==> try-harbor <==
Design hopselection, start of the top module:
module hopselection(
clk_6M, rstz, p_033us,
regi_isMaster,
ps_pagerespTO,
fk_page,
scancase,
m_half_tslot_p,
connsnewslave, connsnewmaster,
txbit_period, rxbit_period,
fkset_p,   
psackfhs, pagetxfhs, pagetmp, pagerxackfhs ,
corre_threshold,
psrxfhs_succ_p,
psrxfhs,
pstxid,
m_tslot_p, ms_tslot_p,
ps_N_incr_p,
pageAB_2Npage_count, 
Atrain,
regi_interlace_offset, regi_page_k_nudge,
regi_AFH_mode,
regi_AFH_N, regi_AFH_channel_map,
ps, gips, is, giis, page, inquiry, mpr, spr, ir, conns,
prs_clock_frozen, prm_clock_frozen,
CLK, CLKE, CLKN, BD_ADDR,
counter_isFHS,
fk,
fk_chg_p, fk_chg_p_ff,
fk_pstxid
);
==> flow/config.mk <==
export PLATFORM = sky130hd
export DESIGN_NAME = hopselection
export DESIGN_NICKNAME = hopselection
export VERILOG_FILES = /design/flow/design.v
export SDC_FILE = /design/flow/constraint.sdc
export NUM_CORES = 4
export LEC_CHECK = 0
export CAP_MARGIN = 0
export CORE_MARGIN = 3
export CORE_UTILIZATION = 71
export CTS_CLUSTER_DIAMETER = 42
export CTS_CLUSTER_SIZE = 37
export MAX_ROUTING_LAYER = met5
export PLACE_DENSITY = 0.57
export SETUP_SLACK_MARGIN = -1.1
export SLEW_MARGIN = 20
==> flow/constraint.sdc <==
create_clock -name core_clock -period 14.2 [get_ports {clk_6M}]
set_input_delay 2.8400 -clock core_clock [delete_from_list [all_inputs] [get_ports {clk_6M}]]
set_output_delay 2.8400 -clock core_clock [all_outputs]
set_load 0.01 [all_outputs]
run.sh (not shown) runs the stock make flow with config.mk's settings and CLKGATE_MAP_FILE=.
==> try-pepper: changes against try-harbor <==
- ABC_AREA: unset -> 1
- CAP_MARGIN: 0 -> 20
- CORE_MARGIN: 3 -> 2
- CORE_UTILIZATION: 71 -> 69
- CTS_CLUSTER_DIAMETER: 42 -> 260
- CTS_CLUSTER_SIZE: 37 -> 98
- MAX_ROUTING_LAYER: met5 -> unset
- PLACE_DENSITY: 0.57 -> 0.84
- SETUP_SLACK_MARGIN: -1.1 -> unset
==> try-fjord: changes against try-harbor <==
- CORE_UTILIZATION: 71 -> 61
- CTS_CLUSTER_SIZE: 37 -> unset
- SETUP_SLACK_MARGIN: -1.1 -> 2.53
==> results <==
try-harbor failed in clock tree synthesis (4_1_cts). try-pepper died in global routing (5_1_grt). try-fjord ran to the end with violations: negative setup slack. Synthesized area: try-fjord is higher than try-pepper (about 1.9%). In try-fjord the die size is larger than in try-harbor, by 16%. Synthesized cell count: try-pepper is larger than try-fjord (28%).

========
==> inputs of quartz <==
Starting RTL as in the previous note.
clock: 16.6 ns
lec_check: 0
abc_area: 1
cap_margin: 0
cell_pad_in_sites_global_placement: 0
core_margin: 4
core_utilization: 40
cts_cluster_diameter: 72
cts_cluster_size: 83
hold_slack_margin: 0.11
max_routing_layer: met4
place_density: 0.91
setup_slack_margin: 3.08
slew_margin: 20
tns_end_percent: 55
==> sierra (differences from quartz) <==
CAP_MARGIN = 20   (was 0)
CELL_PAD_IN_SITES_GLOBAL_PLACEMENT = unset   (was 0)
CORE_MARGIN = 2   (was 4)
CORE_UTILIZATION = 72   (was 40)
CTS_CLUSTER_DIAMETER = 226   (was 72)
CTS_CLUSTER_SIZE = unset   (was 83)
HOLD_SLACK_MARGIN = 0.28   (was 0.11)
MAX_ROUTING_LAYER = unset   (was met4)
PLACE_DENSITY = unset   (was 0.91)
SETUP_SLACK_MARGIN = 3.71   (was 3.08)
TNS_END_PERCENT = unset   (was 55)
==> flow/constraint.sdc (replaced) <==
create_clock -name core_clock -period 12.8 [get_ports {clk_6M}]
set_input_delay 2.5600 -clock core_clock [delete_from_list [all_inputs] [get_ports {clk_6M}]]
set_output_delay 2.5600 -clock core_clock [all_outputs]
set_load 0.01 [all_outputs]
==> maple (differences from quartz) <==
ABC_AREA = unset   (was 1)
CAP_MARGIN = 20   (was 0)
CELL_PAD_IN_SITES_GLOBAL_PLACEMENT = unset   (was 0)
CORE_MARGIN = 2   (was 4)
CORE_UTILIZATION = 43   (was 40)
CTS_CLUSTER_DIAMETER = unset   (was 72)
CTS_CLUSTER_SIZE = unset   (was 83)
HOLD_SLACK_MARGIN = unset   (was 0.11)
MAX_ROUTING_LAYER = unset   (was met4)
PLACE_DENSITY = 0.6   (was 0.91)
SETUP_SLACK_MARGIN = unset   (was 3.08)
TNS_END_PERCENT = unset   (was 55)
==> flow/constraint.sdc (replaced) <==
create_clock -name core_clock -period 23.1 [get_ports {clk_6M}]
set_input_delay 4.6200 -clock core_clock [delete_from_list [all_inputs] [get_ports {clk_6M}]]
set_output_delay 4.6200 -clock core_clock [all_outputs]
set_load 0.01 [all_outputs]
==> Slide: Implementation Results <==
Synthesis and Place & Route Summary

Finish
  • Area used by sequential logic in the layout: 4230 um2
  • Post-synthesis to final-layout area growth: 19.4%
  • Combinational Area: 12600 um2
  • Fraction of area in multi-input gates: 0.601

Clock tree
  • Clock edge transition at the registers on the reported setup and hold paths: 0.08 ns

Logic synthesis
  • Register share after synthesis: 0.240
  • XORs/XNORs by Area: 0.106
  • Area fraction in compound gates after synthesis: 0.171

GRT
  • Total routing resource utilization after global routing: 0.227

Outcome
  • Outcome: no timing/DRC/antenna violations

Worst setup path
  • WP buf/inv: 10

Place
  • Post-placement cell area: 20400 um2
# the run above: maple

==> Slide: Implementation Results <==
Run Summary

Place
  • Post-placement cell area: 22100 um2
  • Post-placement worst setup slack: -2.73 ns

Logic synthesis
  • Flop and latch count out of synthesis: 169
  • Area fraction in compound gates after synthesis: 0.153
  • XORs/XNORs by Area: 0.0746
  • Register share after synthesis: 0.245
  • Cell with the most instances after synthesis: nand2_1

Die
  • Site row count: 56
  • Area of the core: 23500 um2

Outcome
  • Stage where the run ended: 4_1_cts
  • Tool error: [ERROR DPL-0038] Utilization greater than 100%, impossible to legalize
  • Outcome: aborted with a tool error
# the run above: sierra

==> Slide: Implementation Results <==
Synthesis and Place & Route Summary

Finish
  • Fraction of area in multi-input gates: 0.531
  • Combinational Area: 11800 um2

Logic synthesis
  • Register share after synthesis: 0.245
  • Area fraction in compound gates after synthesis: 0.153
  • XORs/XNORs by Area: 0.0746

GRT
  • Total routing resource utilization after global routing: 0.221

Worst setup path
  • WP buf/inv: 10

Outcome
  • Outcome: no timing/DRC/antenna violations

Place
  • Post-placement cell area: 20400 um2
# the run above: quartz


========
==> v24: inputs <==
hopselection again, from the RTL that the note above started with.
Settings: LEC_CHECK=0, CAP_MARGIN=40, CELL_PAD_IN_SITES_GLOBAL_PLACEMENT=0, CORE_ASPECT_RATIO=0.5, CORE_MARGIN=9, CORE_UTILIZATION=59, CTS_CLUSTER_DIAMETER=270, CTS_CLUSTER_SIZE=45, PLACE_DENSITY_LB_ADDON=0.3, SETUP_SLACK_MARGIN=-1.01, SLEW_MARGIN=20, TNS_END_PERCENT=15; clock period 25.0 ns.
==> inputs of v13, as changes to v24 <==
ABC_AREA = 1   (was default)
CAP_MARGIN = 20   (was 40)
CELL_PAD_IN_SITES_GLOBAL_PLACEMENT = default   (was 0)
CORE_ASPECT_RATIO = default   (was 0.5)
CORE_MARGIN = 2   (was 9)
CORE_UTILIZATION = 66   (was 59)
CTS_CLUSTER_DIAMETER = 226   (was 270)
CTS_CLUSTER_SIZE = default   (was 45)
HOLD_SLACK_MARGIN = 0.28   (was default)
PLACE_DENSITY_LB_ADDON = default   (was 0.3)
SETUP_SLACK_MARGIN = default   (was -1.01)
TNS_END_PERCENT = default   (was 15)
==> flow/constraint.sdc (replaced) <==
create_clock -name core_clock -period 12.8 [get_ports {clk_6M}]
set_input_delay 2.5600 -clock core_clock [delete_from_list [all_inputs] [get_ports {clk_6M}]]
set_output_delay 2.5600 -clock core_clock [all_outputs]
set_load 0.01 [all_outputs]
==> inputs of v14, as changes to v24 <==
ABC_AREA = 1   (was default)
CAP_MARGIN = 20   (was 40)
CELL_PAD_IN_SITES_GLOBAL_PLACEMENT = default   (was 0)
CORE_ASPECT_RATIO = default   (was 0.5)
CORE_MARGIN = 2   (was 9)
CORE_UTILIZATION = 64   (was 59)
CTS_CLUSTER_DIAMETER = 142   (was 270)
CTS_CLUSTER_SIZE = 99   (was 45)
PLACE_DENSITY = 0.6   (was default)
PLACE_DENSITY_LB_ADDON = default   (was 0.3)
SETUP_SLACK_MARGIN = default   (was -1.01)
==> flow/constraint.sdc (replaced) <==
create_clock -name core_clock -period 14.2 [get_ports {clk_6M}]
set_input_delay 2.8400 -clock core_clock [delete_from_list [all_inputs] [get_ports {clk_6M}]]
set_output_delay 2.8400 -clock core_clock [all_outputs]
set_load 0.01 [all_outputs]
==> inputs of v4, as changes to v24 <==
CAP_MARGIN = 20   (was 40)
CELL_PAD_IN_SITES_GLOBAL_PLACEMENT = default   (was 0)
CORE_ASPECT_RATIO = default   (was 0.5)
CORE_MARGIN = 2   (was 9)
CORE_UTILIZATION = 52   (was 59)
CTS_CLUSTER_DIAMETER = default   (was 270)
CTS_CLUSTER_SIZE = 99   (was 45)
PLACE_DENSITY = 0.6   (was default)
PLACE_DENSITY_LB_ADDON = default   (was 0.3)
SETUP_SLACK_MARGIN = default   (was -1.01)
TNS_END_PERCENT = default   (was 15)
==> flow/constraint.sdc (replaced) <==
create_clock -name core_clock -period 21.1 [get_ports {clk_6M}]
set_input_delay 4.2200 -clock core_clock [delete_from_list [all_inputs] [get_ports {clk_6M}]]
set_output_delay 4.2200 -clock core_clock [all_outputs]
set_load 0.01 [all_outputs]
==> results <==
- v4 completed with no timing, DRC or antenna violations. v24 completed without violations. v14 ran to the end with violations: negative setup slack. v13 finished but fails on negative setup slack.
- Worst setup slack, lowest first: v13, v14, v4, v24.
- Synthesized cell count: v4 is smaller than v14 (22%).
- Sequential power: v24 < v4 < v14 < v13.
- Sequential share of layout area: v13 < v14 < v4 < v24.
- Cell area, lowest first: v24, v4, v14, v13.
==> figures <==
| metric | v24 | v14 | v13 | v4 |
|---|---|---|---|---|
| Result of the run | no timing/DRC/antenna violations | complete, but fails checks | complete, but fails checks | no timing/DRC/antenna violations |
| Layout check failures | - | negative setup slack | negative setup slack | - |
| Clock net power | 0.000280 W | 0.000472 W | 0.000523 W | 0.000309 W |
| Area of the mapped netlist | 17,610 sq um | 17,280 sq um | 17,280 sq um | 17,610 sq um |
| Global routing met1 resource utilization | 0.3136 | 0.4581 | 0.4995 | 0.3457 |
| Largest net degree at the start of global routing | 78 | 88 | 90 | 64 |
| Synth mux share | 0.1357 | 0 | 0 | 0.1357 |
| Layout fillers | 2,223 | 1,435 | 1,083 | 2,896 |
| Post-Syn Nets | 2,404 | 2,964 | 2,964 | 2,404 |
| Vias after detailed routing | 15,660 | 20,690 | 22,450 | 15,390 |
| Fraction of synthesized cell area in xor and xnor cells | 0.1059 | 0.07464 | 0.07464 | 0.1059 |
| Total Power Consumption | 0.001816 W | 0.003906 W | 0.004626 W | 0.002122 W |
| Ys cells | 1,974 | 2,534 | 2,534 | 1,974 |

========
==> run M: inputs <==
hopselection again, from the RTL that the note above started with.
Settings: LEC_CHECK=0, ABC_AREA=1, CAP_MARGIN=20, CORE_MARGIN=2, CORE_UTILIZATION=72, CTS_CLUSTER_DIAMETER=142, CTS_CLUSTER_SIZE=99, PLACE_DENSITY=0.42, SETUP_SLACK_MARGIN=1.16, SLEW_MARGIN=20, TNS_END_PERCENT=15; clock period 21.1 ns.
==> run F: changes against run M <==
ABC_AREA = not set   (was 1)
CTS_CLUSTER_DIAMETER = 238   (was 142)
CTS_CLUSTER_SIZE = not set   (was 99)
MAX_ROUTING_LAYER = met4   (was not set)
PLACE_DENSITY = 0.66   (was 0.42)
SETUP_SLACK_MARGIN = not set   (was 1.16)
TNS_END_PERCENT = 5   (was 15)
==> flow/constraint.sdc (replaced) <==
create_clock -name core_clock -period 16.2 [get_ports {clk_6M}]
set_input_delay 3.2400 -clock core_clock [delete_from_list [all_inputs] [get_ports {clk_6M}]]
set_output_delay 3.2400 -clock core_clock [all_outputs]
set_load 0.01 [all_outputs]
==> run C: changes against run M <==
CORE_UTILIZATION = 62   (was 72)
CTS_CLUSTER_DIAMETER = not set   (was 142)
CTS_CLUSTER_SIZE = 98   (was 99)
PLACE_DENSITY = 0.6   (was 0.42)
SETUP_SLACK_MARGIN = not set   (was 1.16)
TNS_END_PERCENT = not set   (was 15)
==> flow/constraint.sdc (replaced) <==
create_clock -name core_clock -period 30.4 [get_ports {clk_6M}]
set_input_delay 6.0800 -clock core_clock [delete_from_list [all_inputs] [get_ports {clk_6M}]]
set_output_delay 6.0800 -clock core_clock [all_outputs]
set_load 0.01 [all_outputs]
==> results <==
                                                         run F                    run C                    run M
Result of the run                               did not finish  complete, no violations  complete, no violations
Stage where the flow stopped                    global routing                        -                        -
FP Core Util                                            72.83%                   62.55%                   73.41%
Power in combinational cells                                 -                   964 uW                  1420 uW
Depth of the worst hold-timing path                          -                        2                        2
Final non-filler cell area                                   -              20490 sq um              20450 sq um
Residual DRC count                                           -                        0                        0
Clock transition at path regs                                -                  0.06 ns                  0.07 ns
Count of clock-net buffers in the final layout               -                       22                       17
Final core occ                                               -                   74.15%                   86.88%
Switching power                                              -                 667.1 uW                  1008 uW
Summed standard-cell area reported by yosys        17610 sq um              17280 sq um              17280 sq um
Number of max-capacitance violations reported                -                        0                        0
Startpoint type of the worst setup path                      -                input pin                input pin
Crit path depth                                              -                       59                       61
Crit-path max cell delay                                     -                  0.60 ns                  0.60 ns
Worst Path Max Fanout                                        -                       14                       11
Register-to-register setup slack                             -                 26.15 ns                 16.98 ns
Max_slew headroom                                            -                   18.44%                   26.13%
Critical Path End                                            -                    fk[6]                    fk[3]

========
==> build 78 <==
Starting RTL as in the previous note.
==> flow/config.mk <==
export PLATFORM = sky130hd
export DESIGN_NAME = hopselection
export DESIGN_NICKNAME = hopselection
export VERILOG_FILES = /design/flow/design.v
export SDC_FILE = /design/flow/constraint.sdc
export NUM_CORES = 4
export LEC_CHECK = 0
export CAP_MARGIN = 20
export CORE_MARGIN = 7
export CORE_UTILIZATION = 45
export CTS_CLUSTER_DIAMETER = 328
export CTS_CLUSTER_SIZE = 100
export PLACE_DENSITY = 0.35
export SLEW_MARGIN = 20
==> flow/constraint.sdc <==
create_clock -name core_clock -period 25.0 [get_ports {clk_6M}]
set_input_delay 5.0000 -clock core_clock [delete_from_list [all_inputs] [get_ports {clk_6M}]]
set_output_delay 5.0000 -clock core_clock [all_outputs]
set_load 0.01 [all_outputs]
==> trial 64: changes against build 78 <==
Settings changed: CORE_MARGIN 7 to 2, CORE_UTILIZATION 45 to 68, CTS_CLUSTER_DIAMETER 328 to 232, CTS_CLUSTER_SIZE 100 to 37, MAX_ROUTING_LAYER set to met4, PLACE_DENSITY 0.35 to not set.
==> flow/constraint.sdc (replaced) <==
create_clock -name core_clock -period 15.1 [get_ports {clk_6M}]
set_input_delay 3.0200 -clock core_clock [delete_from_list [all_inputs] [get_ports {clk_6M}]]
set_output_delay 3.0200 -clock core_clock [all_outputs]
set_load 0.01 [all_outputs]
==> results <==
- Build 78 passed the timing, design-rule and antenna checks. Trial 64 finished but fails on negative setup slack.
- Between trial 64 and build 78, the lower critical path depth is in build 78 (gap 14).
- Of build 78 and trial 64, build 78 has the higher clock-buffer cell count (gap 2).
- Sequential power: build 78 is lower than trial 64 (about 40%).
- In trial 64 the non-clock buffer count is higher than in build 78, by 249.
- In build 78 the routed wire length is smaller than in trial 64, by about 30%.
==> figures <==
| item | trial 64 | build 78 |
|---|---|---|
| Overall die height | 165 microns | 212 microns |
| Well-tap cell count | 330 | 518 |
| Number of instances resized during post-cts repair | 154 | 0 |
| Combinational fraction of design power | 77.1% | 69.1% |
| Result of the run | complete, but fails checks | no timing/DRC/antenna violations |
| Violated checks | negative setup slack | - |
| Leakage Power | 10.2 nW | 8.72 nW |
| Ratio of layout area to synthesized area | 1.326x | 1.192x |
| Launching instance or port of the critical path | CLKE[6] | CLKN[0] |
| Slew at the pin closest to its max-slew limit | 1110 ps | 958 ps |
| Endpoint of the worst setup timing path | fk[3] | fk[6] |
| Core footprint | 0.0253 sq mm | 0.0386 sq mm |
No activity file was given, so power comes from the tool's default toggle rates.
